Design TopLevelModule, start of the top module:
module TopLevelModule(
    input clk,                    
    input [2:0] switches,        
    input confirm_key1,   
input confirm_key2,     
    input reset_key,            
    output [1:0] player_led,     
    output [1:0] winner_led           
);
==> flow/config.mk <==
export PLATFORM = sky130hd
export DESIGN_NAME = TopLevelModule
export DESIGN_NICKNAME = TopLevelModule
export VERILOG_FILES = /design/flow/design.v
export SDC_FILE = /design/flow/constraint.sdc
export NUM_CORES = 4
export LEC_CHECK = 0
export CAP_MARGIN = 20
export CELL_PAD_IN_SITES_GLOBAL_PLACEMENT = 2
export CORE_ASPECT_RATIO = 0.5
export CORE_MARGIN = 4
export CORE_UTILIZATION = 51
export CTS_CLUSTER_DIAMETER = 293
export CTS_CLUSTER_SIZE = 95
export HOLD_SLACK_MARGIN = -0.06
export PLACE_DENSITY = 0.35
export SETUP_SLACK_MARGIN = 2.76
export SLEW_MARGIN = 20
==> flow/constraint.sdc <==
create_clock -name core_clock -period 10.0 [get_ports {clk}]
set_input_delay 2.0000 -clock core_clock [delete_from_list [all_inputs] [get_ports {clk}]]
set_output_delay 2.0000 -clock core_clock [all_outputs]
set_load 0.01 [all_outputs]
run.sh (not shown) runs the stock make flow with config.mk's settings and CLKGATE_MAP_FILE=.
The first run completed with no timing, DRC or antenna violations.
Edit:
CELL_PAD_IN_SITES_GLOBAL_PLACEMENT = not set   (was 2)
CORE_ASPECT_RATIO = not set   (was 0.5)
CORE_MARGIN = 2   (was 4)
CORE_UTILIZATION = 40   (was 51)
CTS_CLUSTER_DIAMETER = not set   (was 293)
CTS_CLUSTER_SIZE = not set   (was 95)
HOLD_SLACK_MARGIN = not set   (was -0.06)
PLACE_DENSITY = not set   (was 0.35)
SETUP_SLACK_MARGIN = not set   (was 2.76)
After rerunning:
- The new run completed without violations
- hold slack gets worse by 20 ps
- die area grows by about a fifth
- final area grows slightly
- utilization shrinks by 12 points
- via count shrinks by a few percent
Edit:
CORE_ASPECT_RATIO = 0.5   (was not set)
CORE_UTILIZATION = 58   (was 40)
HOLD_SLACK_MARGIN = -0.07   (was not set)
Result: The new run finished with timing, DRC and antenna clean; synthesized area does not change; total power came out higher by 2.4%; final area came out lower by 1.5%; first-iteration DRC count came out higher by 96%; wire length came out higher by 5.4%; sequential share of layout area came out higher by 0.44 points; non-clock buffer count came out higher by 1; worst setup slack got worse by 52 ps; global-route usage came out higher by 12 points; clock skew came out higher by 3.4 ps.
Edit:
CORE_ASPECT_RATIO = not set   (was 0.5)
CORE_UTILIZATION = 40   (was 58)
CTS_CLUSTER_DIAMETER = 393   (was not set)
CTS_CLUSTER_SIZE = 98   (was not set)
HOLD_SLACK_MARGIN = not set   (was -0.07)
PLACE_DENSITY = 0.86   (was not set)
The new run passed the timing, DRC and antenna checks.
Area after synthesis is unchanged.
Worst setup slack is better by 170 ps.
Global-route usage falls by 13 points.
Clock skew falls by 7.1 ps.
Synthesized cell count stays the same.
Total power falls by a few percent.
Final area rises slightly.
Count of clock-buffer cells in the layout rises by 1.
Flip-flop count does not change.

========
TopLevelModule again, from the RTL that the note above started with.
Design TopLevelModule, start of the top module:
module TopLevelModule(
    input clk,                    
    input [2:0] switches,        
    input confirm_key1,   
input confirm_key2,     
    input reset_key,            
    output [1:0] player_led,     
    output [1:0] winner_led           
);
export LEC_CHECK = 0
export CAP_MARGIN = 20
export CORE_MARGIN = 2
export CORE_UTILIZATION = 70
export CTS_CLUSTER_DIAMETER = 133
export SLEW_MARGIN = 20
create_clock -name core_clock -period 6.23 [get_ports {clk}]
The first run finished with timing, DRC and antenna clean.
Change:
ABC_AREA = 1   (was not set)
CTS_CLUSTER_DIAMETER = not set   (was 133)
CTS_CLUSTER_SIZE = 78   (was not set)
PLACE_DENSITY = 0.65   (was not set)
clock period = 3.91 ns   (was 6.23 ns; I/O delays follow)
=> The changed run stopped in global routing (5_1_grt), error GRT-0232. Synthesized area went up by 0.73%. Die area came out higher by 0.71%. Synthesized cell count grows by about 27%.
Change:
ABC_AREA = not set   (was 1)
CORE_UTILIZATION = 40   (was 70)
CTS_CLUSTER_SIZE = not set   (was 78)
PLACE_DENSITY = not set   (was 0.65)
clock period = 5.73 ns   (was 3.91 ns; I/O delays follow)
What happened:
- This time the run finished with timing, DRC and antenna clean
- die size grows by 71%
- synthesized cell count is lower by 21%
- synthesized area fell by 0.73%
Change:
CORE_UTILIZATION = 59   (was 40)
clock period = 11.4 ns   (was 5.73 ns; I/O delays follow)
The changed run went through all stages and came out clean. Fmax fell by 9.5%. Critical path depth stays the same. Cell area fell by 2.9%. Utilization rose by 20 points. Non-clock buffer count fell by 20. Die size fell by 31%. Global-route usage rose by 11 points. Area after synthesis stays the same. Worst setup slack gains 5.1 ns.
Change:
CELL_PAD_IN_SITES_DETAIL_PLACEMENT = 2   (was not set)
CORE_UTILIZATION = 40   (was 59)
TNS_END_PERCENT = 80   (was not set)
clock period = 10.0 ns   (was 11.4 ns; I/O delays follow)
Cell area climbs by 1.7%.
Register-to-register slack gets worse by 1.7 ns.
Total power rises by 19%.
Global-route usage falls by 4.3 points.
Core utilization came out lower by 21 points.
Hold slack got worse by 0.014 ns.
Count of clock-buffer cells in the layout goes down by 1.
Wire length grows by 23%.
Power figures rest on the tool's default switching activity, not on a simulated workload.
